==> job 4467: inputs <==
// div_iter
module div_iter (
  input div_clk,
  input resetn,
  input div,
  input div_signed,
  input [31:0] x,
  input [31:0] y,
  output [31:0]s,
  output [31:0] r,
  output reg complete
  );
==> flow/config.mk <==
export PLATFORM = sky130hd
export DESIGN_NAME = div_iter
export DESIGN_NICKNAME = div_iter
export VERILOG_FILES = /design/flow/design.v
export SDC_FILE = /design/flow/constraint.sdc
export NUM_CORES = 4
export LEC_CHECK = 0
export ABC_AREA = 0
export CAP_MARGIN = 20
export CELL_PAD_IN_SITES_GLOBAL_PLACEMENT = 0
export CORE_ASPECT_RATIO = 1.94
export CORE_MARGIN = 8
export CORE_UTILIZATION = 45
export CTS_CLUSTER_DIAMETER = 238
export CTS_CLUSTER_SIZE = 80
export GPL_ROUTABILITY_DRIVEN = 0
export GPL_TIMING_DRIVEN = 1
export HOLD_SLACK_MARGIN = 0.13
export PLACE_DENSITY = 0.39
export SETUP_SLACK_MARGIN = 0.12
export SLEW_MARGIN = 20
export TNS_END_PERCENT = 40
==> flow/constraint.sdc <==
create_clock -name core_clock -period 4.04 [get_ports {div_clk}]
set_input_delay 0.8080 -clock core_clock [delete_from_list [all_inputs] [get_ports {div_clk}]]
set_output_delay 0.8080 -clock core_clock [all_outputs]
set_load 0.01 [all_outputs]
run.sh (not shown) runs the stock make flow with config.mk's settings and CLKGATE_MAP_FILE=.
==> job 4785 (differences from job 4467) <==
==> flow/config.mk (replaced) <==
export PLATFORM = sky130hd
export DESIGN_NAME = div_iter
export DESIGN_NICKNAME = div_iter
export VERILOG_FILES = /design/flow/design.v
export SDC_FILE = /design/flow/constraint.sdc
export NUM_CORES = 4
export LEC_CHECK = 0
export CAP_MARGIN = 20
export CORE_MARGIN = 2
export CORE_UTILIZATION = 68
export CTS_CLUSTER_SIZE = 36
export SLEW_MARGIN = 20
==> flow/constraint.sdc (replaced) <==
create_clock -name core_clock -period 4.13 [get_ports {div_clk}]
set_input_delay 0.8260 -clock core_clock [delete_from_list [all_inputs] [get_ports {div_clk}]]
set_output_delay 0.8260 -clock core_clock [all_outputs]
set_load 0.01 [all_outputs]
==> job 5579 (differences from job 4467) <==
==> flow/config.mk (replaced) <==
export PLATFORM = sky130hd
export DESIGN_NAME = div_iter
export DESIGN_NICKNAME = div_iter
export VERILOG_FILES = /design/flow/design.v
export SDC_FILE = /design/flow/constraint.sdc
export NUM_CORES = 4
export LEC_CHECK = 0
export ABC_AREA = 1
export CAP_MARGIN = 20
export CELL_PAD_IN_SITES_GLOBAL_PLACEMENT = 0
export CORE_ASPECT_RATIO = 1.23
export CORE_MARGIN = 2
export CORE_UTILIZATION = 72
export CTS_CLUSTER_SIZE = 72
export GPL_ROUTABILITY_DRIVEN = 0
export GPL_TIMING_DRIVEN = 1
export HOLD_SLACK_MARGIN = 0.13
export PLACE_DENSITY_LB_ADDON = 0.0
export SETUP_SLACK_MARGIN = 0.56
export SLEW_MARGIN = 20
export TNS_END_PERCENT = 40
==> flow/constraint.sdc (replaced) <==
create_clock -name core_clock -period 2.09 [get_ports {div_clk}]
set_input_delay 0.4180 -clock core_clock [delete_from_list [all_inputs] [get_ports {div_clk}]]
set_output_delay 0.4180 -clock core_clock [all_outputs]
set_load 0.01 [all_outputs]
==> comparison table <==
|  | job 4785 | job 4467 | job 5579 |
|---|---|---|---|
| Outcome | finished with violations | no timing/DRC/antenna violations | stopped before the end |
| Failing step | - | - | detailed placement |
| Reasons for failing layout checks | negative setup slack | - | - |
| CP endpoint kind | output pin | output pin | - |
| Sequential cell area share | 27.6% | 26.5% | - |
| Final Worst Setup Slack | -0.00877 ns | 0.146 ns | - |
| Synthesized Nets | 1344 | 1344 | 1860 |
| Violation count after the first detailed-route iteration | 1235 | 469 | - |
| Share of final layout cell area taken by clock buffers and inverters | 4.51% | 4.36% | - |
| Clock buffer cells | 23 | 17 | - |
| Instance area after placement | 0.0122 mm2 | 0.0126 mm2 | - |
| TritonCTS clock tree | done | done | - |
| Switching fraction of total power | 35.1% | 32.6% | - |
| Total routed wire length on the met1 layer | 12.6 mm | 12.3 mm | - |
| Wire length on met2 | 14.2 mm | 15.5 mm | - |
| WS Path Type | flip-flop to output pin | flip-flop to output pin | - |
| Critical path's largest stage delay | 0.57 ns | 0.55 ns | - |
| Leakage component of the power | 5.19 nW | 5.32 nW | - |
| GR Util All Layers | 35.4% | 20.3% | - |
| Proportion of power drawn by the clock network | 30.4% | 30.3% | - |
| Worst setup slack before clock tree synthesis | -0.0699 ns | -0.0349 ns | - |
| Total number of nets in the final design | 1532 | 1560 | - |
| Hold-fix buffer count after cts | 0 | 0 | - |

==> v39: inputs <==
==> flow/design.v <==
`timescale 1ns / 1ps
module div_iter (
  input div_clk,
  input resetn,
  input div,
  input div_signed,
  input [31:0] x,
  input [31:0] y,
  output [31:0]s,
  output [31:0] r,
  output reg complete
  );
  wire s_sign;
  wire r_sign;
  wire [31:0] x_abs;
  wire [31:0] y_abs;
  assign s_sign = div_signed ? (x[31] ^ y[31]) : 1'b0;
  assign r_sign = div_signed ? x[31] : 1'b0;
  assign x_abs  = div_signed ? (x[31] ? ~x + 32'd1 : x) : x;
  assign y_abs  = div_signed ? (y[31] ? ~y + 32'd1 : y) : y;
  wire [63:0] op_x_tmp;
  wire [32:0] op_x_high;
  wire        op_x_update;
  wire [32:0] sub_res;
  wire [31:0] r_tmp;
  wire [31:0] s_tmp1;
  reg  [63:0] op_x;
  reg  [32:0] op_y;
  reg  [5:0]  count;
  reg  [31:0] s_tmp;
  always @ ( posedge div_clk )
  begin
    if(!resetn)
    begin
      complete <= 1'b0;
      count    <= 6'd0;
      s_tmp    <= 32'd0;
    end
    else if(div&&!complete)
    begin
      if(count == 6'd0)
      begin
        op_x <= {32'd0,x_abs};
        op_y <= {1'b0,y_abs};
      end
      else if(op_x_update)
      begin
        op_x <= {sub_res,op_x_tmp[30:0]};
      end
      else if(!op_x_update)
        op_x <= op_x_tmp;
      count <= count == 6'd32 ? 6'd0 : count + 6'd1;
      complete <= count == 6'd32 ? 1'b1 : complete;
      s_tmp <= {s_tmp1[31:1],op_x_update};
    end
    else if(complete)
      complete <= 1'b0;
  end
assign s_tmp1 = (count == 6'd0) ? s_tmp : s_tmp << 1;
assign op_x_tmp = (count == 6'd0 || count == 6'd1) ? op_x : op_x << 1;
assign op_x_high = op_x_tmp[63:31];
assign sub_res = op_x_high + ~op_y + 1;
assign op_x_update = ~sub_res[32];
assign r_tmp = complete ? op_x[62:31] : 32'd0;
assign s = div_signed ? (s_sign ? ~s_tmp + 32'd1 : s_tmp) : s_tmp;
assign r = div_signed ? (r_sign ? ~r_tmp + 32'd1 : r_tmp) : r_tmp;
endmodule  
==> flow/run.sh <==
#!/bin/bash
# the make line also repeats each setting of config.mk as NAME=value (left out here)
make -C /OpenROAD-flow-scripts/flow DESIGN_CONFIG=/design/flow/config.mk WORK_HOME=/design/flow/orfs CLKGATE_MAP_FILE= finish
==> flow/config.mk <==
export PLATFORM = sky130hd
export DESIGN_NAME = div_iter
export DESIGN_NICKNAME = div_iter
export VERILOG_FILES = /design/flow/design.v
export SDC_FILE = /design/flow/constraint.sdc
export NUM_CORES = 4
export LEC_CHECK = 0
export ABC_AREA = 1
export CAP_MARGIN = 20
export CELL_PAD_IN_SITES_GLOBAL_PLACEMENT = 1
export CORE_ASPECT_RATIO = 0.5
export CORE_MARGIN = 2
export CORE_UTILIZATION = 48
export CTS_CLUSTER_SIZE = 45
export GPL_ROUTABILITY_DRIVEN = 1
export GPL_TIMING_DRIVEN = 1
export MIN_ROUTING_LAYER = met2
export PLACE_DENSITY = 0.4
export SETUP_SLACK_MARGIN = 1.2
export SLEW_MARGIN = 30
export TNS_END_PERCENT = 30
==> flow/constraint.sdc <==
create_clock -name core_clock -period 7.6 [get_ports {div_clk}]
set_input_delay 1.5200 -clock core_clock [delete_from_list [all_inputs] [get_ports {div_clk}]]
set_output_delay 1.5200 -clock core_clock [all_outputs]
set_load 0.01 [all_outputs]
==> inputs of v9, as changes to v39 <==
==> flow/config.mk (replaced) <==
export PLATFORM = sky130hd
export DESIGN_NAME = div_iter
export DESIGN_NICKNAME = div_iter
export VERILOG_FILES = /design/flow/design.v
export SDC_FILE = /design/flow/constraint.sdc
export NUM_CORES = 4
export LEC_CHECK = 0
export ABC_AREA = 1
export CAP_MARGIN = 20
export CORE_MARGIN = 2
export CORE_UTILIZATION = 72
export CTS_CLUSTER_DIAMETER = 373
export CTS_CLUSTER_SIZE = 95
export PLACE_DENSITY = 0.38
export SETUP_SLACK_MARGIN = 0.41
export SLEW_MARGIN = 20
export TNS_END_PERCENT = 5
==> flow/constraint.sdc (replaced) <==
create_clock -name core_clock -period 1.71 [get_ports {div_clk}]
set_input_delay 0.3420 -clock core_clock [delete_from_list [all_inputs] [get_ports {div_clk}]]
set_output_delay 0.3420 -clock core_clock [all_outputs]
set_load 0.01 [all_outputs]
==> inputs of v18, as changes to v39 <==
==> flow/config.mk (replaced) <==
export PLATFORM = sky130hd
export DESIGN_NAME = div_iter
export DESIGN_NICKNAME = div_iter
export VERILOG_FILES = /design/flow/design.v
export SDC_FILE = /design/flow/constraint.sdc
export NUM_CORES = 4
export LEC_CHECK = 0
export CAP_MARGIN = 20
export CELL_PAD_IN_SITES_DETAIL_PLACEMENT = 2
export CORE_MARGIN = 2
export CORE_UTILIZATION = 40
export GPL_ROUTABILITY_DRIVEN = 0
export SLEW_MARGIN = 20
==> flow/constraint.sdc (replaced) <==
create_clock -name core_clock -period 5.0 [get_ports {div_clk}]
set_input_delay 1.0000 -clock core_clock [delete_from_list [all_inputs] [get_ports {div_clk}]]
set_output_delay 1.0000 -clock core_clock [all_outputs]
set_load 0.01 [all_outputs]
==> summary of the runs <==
- v18 produced a layout that fails on negative setup slack. v39 passed the timing, DRC and antenna checks. v9 stopped in detailed placement (3_5_place_dp), error DPL-0038.
- In sequential cell count, v39 and v18 do not differ.
- Die area: v9 < v39 < v18.
- Core utilization: v18 is lower than v39 (7.3 points).
- Against v18, the sequential share of layout area of v39 is lower by 2.2 points.
- Of v18 and v39, v39 has the higher cell count (gap 22%, measured against v39).
- Against v39, the combinational power of v18 is higher by 53%.

==> inputs of job 3575 <==
RTL: the design.v shown in full above, as it stands there.
Settings: LEC_CHECK=0, CAP_MARGIN=20, CORE_ASPECT_RATIO=0.5, CORE_MARGIN=7, CORE_UTILIZATION=40, CTS_CLUSTER_DIAMETER=314, CTS_CLUSTER_SIZE=46, PLACE_DENSITY_LB_ADDON=0.02, SETUP_SLACK_MARGIN=-0.28, SLEW_MARGIN=20, TNS_END_PERCENT=5; clock period 5.0 ns.
==> job 7890: changes against job 3575 <==
==> flow/config.mk (replaced) <==
export PLATFORM = sky130hd
export DESIGN_NAME = div_iter
export DESIGN_NICKNAME = div_iter
export VERILOG_FILES = /design/flow/design.v
export SDC_FILE = /design/flow/constraint.sdc
export NUM_CORES = 4
export LEC_CHECK = 0
export ABC_AREA = 1
export CAP_MARGIN = 20
export CORE_MARGIN = 2
export CORE_UTILIZATION = 72
export CTS_CLUSTER_DIAMETER = 205
export PLACE_DENSITY = 0.81
export SLEW_MARGIN = 20
==> flow/constraint.sdc (replaced) <==
create_clock -name core_clock -period 4.4 [get_ports {div_clk}]
set_input_delay 0.8800 -clock core_clock [delete_from_list [all_inputs] [get_ports {div_clk}]]
set_output_delay 0.8800 -clock core_clock [all_outputs]
set_load 0.01 [all_outputs]
==> summary of the runs <==
- Of job 7890 and job 3575, job 7890 has the higher total power (gap about 24%, measured against job 3575).
- Against job 3575, the combinational power of job 7890 is higher by 42%.
- Between job 3575 and job 7890, the lower critical path depth is in job 3575 (gap 11).
- Of job 3575 and job 7890, job 7890 has the higher cell count (gap about 18%, measured against job 7890).

==> 05-22: inputs <==
RTL: the design.v shown in full above, as it stands there.
export LEC_CHECK = 0
export ABC_AREA = 1
export CAP_MARGIN = 10
export CELL_PAD_IN_SITES_DETAIL_PLACEMENT = 2
export CELL_PAD_IN_SITES_GLOBAL_PLACEMENT = 1
export CORE_MARGIN = 2
export CORE_UTILIZATION = 40
export CTS_CLUSTER_DIAMETER = 338
export GPL_ROUTABILITY_DRIVEN = 0
export PLACE_DENSITY_LB_ADDON = 0.28
export SLEW_MARGIN = 20
export TNS_END_PERCENT = 75
create_clock -name core_clock -period 2.95 [get_ports {div_clk}]
==> inputs of 04-19, as changes to 05-22 <==
- ABC_AREA: 1 -> not set
- CAP_MARGIN: 10 -> 20
- CELL_PAD_IN_SITES_DETAIL_PLACEMENT: 2 -> not set
- CELL_PAD_IN_SITES_GLOBAL_PLACEMENT: 1 -> not set
- CORE_UTILIZATION: 40 -> 58
- CTS_CLUSTER_DIAMETER: 338 -> not set
- GPL_ROUTABILITY_DRIVEN: 0 -> not set
- PLACE_DENSITY_LB_ADDON: 0.28 -> not set
- TNS_END_PERCENT: 75 -> not set
==> flow/constraint.sdc (replaced) <==
create_clock -name core_clock -period 2.62 [get_ports {div_clk}]
set_input_delay 0.5240 -clock core_clock [delete_from_list [all_inputs] [get_ports {div_clk}]]
set_output_delay 0.5240 -clock core_clock [all_outputs]
set_load 0.01 [all_outputs]
==> inputs of 07-26, as changes to 05-22 <==
- ABC_AREA: 1 -> not set
- CAP_MARGIN: 10 -> 20
- CELL_PAD_IN_SITES_DETAIL_PLACEMENT: 2 -> not set
- CELL_PAD_IN_SITES_GLOBAL_PLACEMENT: 1 -> not set
- CORE_UTILIZATION: 40 -> 72
- CTS_CLUSTER_DIAMETER: 338 -> not set
- CTS_CLUSTER_SIZE: not set -> 36
- GPL_ROUTABILITY_DRIVEN: 0 -> not set
- PLACE_DENSITY: not set -> 0.82
- PLACE_DENSITY_LB_ADDON: 0.28 -> not set
- TNS_END_PERCENT: 75 -> not set
==> flow/constraint.sdc (replaced) <==
create_clock -name core_clock -period 3.99 [get_ports {div_clk}]
set_input_delay 0.7980 -clock core_clock [delete_from_list [all_inputs] [get_ports {div_clk}]]
set_output_delay 0.7980 -clock core_clock [all_outputs]
set_load 0.01 [all_outputs]
==> inputs of 04-03, as changes to 05-22 <==
- ABC_AREA: 1 -> not set
- CAP_MARGIN: 10 -> 15
- CELL_PAD_IN_SITES_DETAIL_PLACEMENT: 2 -> not set
- CELL_PAD_IN_SITES_GLOBAL_PLACEMENT: 1 -> not set
- CORE_UTILIZATION: 40 -> 72
- CTS_CLUSTER_DIAMETER: 338 -> not set
- CTS_CLUSTER_SIZE: not set -> 42
- GPL_ROUTABILITY_DRIVEN: 0 -> not set
- PLACE_DENSITY_LB_ADDON: 0.28 -> not set
- SETUP_SLACK_MARGIN: not set -> 0.23
- TNS_END_PERCENT: 75 -> not set
==> flow/constraint.sdc (replaced) <==
create_clock -name core_clock -period 1.68 [get_ports {div_clk}]
set_input_delay 0.3360 -clock core_clock [delete_from_list [all_inputs] [get_ports {div_clk}]]
set_output_delay 0.3360 -clock core_clock [all_outputs]
set_load 0.01 [all_outputs]
==> results <==
metric                                                                   04-03                       04-19                      05-22                       07-26
Yosys simple share                                                       19.6%                       19.6%                      32.2%                       19.6%
Average instance area after synthesis                                 8.36 µm²                    8.36 µm²                   6.66 µm²                    8.36 µm²
Cell area after placement                                                    -                   14200 µm²                          -                   12300 µm²
Post-cts repair resize count                                                 -                         425                          -                          36
Number of clock sinks                                                        -                         135                          -                         135
Die Ht                                                                  124 µm                      137 µm                     175 µm                      124 µm
Outcome                                              aborted with a tool error             failed layout checks  aborted with a tool error   aborted with a tool error
Last stage reached                                                3_5_place_dp                           -               3_5_place_dp                     5_1_grt
Layout check failures                                                        -                setup timing                          -                           -
Synthesized instance count                                                1236                        1236                       1752                        1236
Hold-fix buffers at CTS                                                      -                           0                          -                           0
Synthesized netlist net count                                             1344                        1344                       1860                        1344
Share of the yosys chip area belonging to registers                      35.4%                       35.4%                      31.4%                       35.4%
Fa+ha+maj area frac                                                      4.92%                       4.92%                      4.35%                       4.92%
Yosys aoi share                                                          18.6%                       18.6%                      12.7%                       18.6%
Clk Tree Root Cell                                                           -  sky130_fd_sc_hd__clkbuf_16                          -  sky130_fd_sc_hd__clkbuf_16
Number of clock buffers inserted by TritonCTS                                -                          17                          -                          17
Number of H-tree branching levels                                            -                           4                          -                           4
Post-Synth XOR/XNOR Area                                                 11.4%                       11.4%                      7.80%                       11.4%
Worst setup slack before clock tree synthesis                                -                    -1.43 ns                          -                   -0.177 ns
Detailed-placement wirelength estimate                                       -                     22.7 mm                          -                     21.9 mm
Max clock buf depth                                                          -                           2                          -                           2
MUX area fraction                                                        5.51%                       5.51%                         0%                       5.51%
Starting utilization of the core area                                    74.2%                       59.5%                      40.7%                       74.2%
Number of rows in the core area                                             43                          48                         62                          43
No activity file was given, so power comes from the tool's default toggle rates.
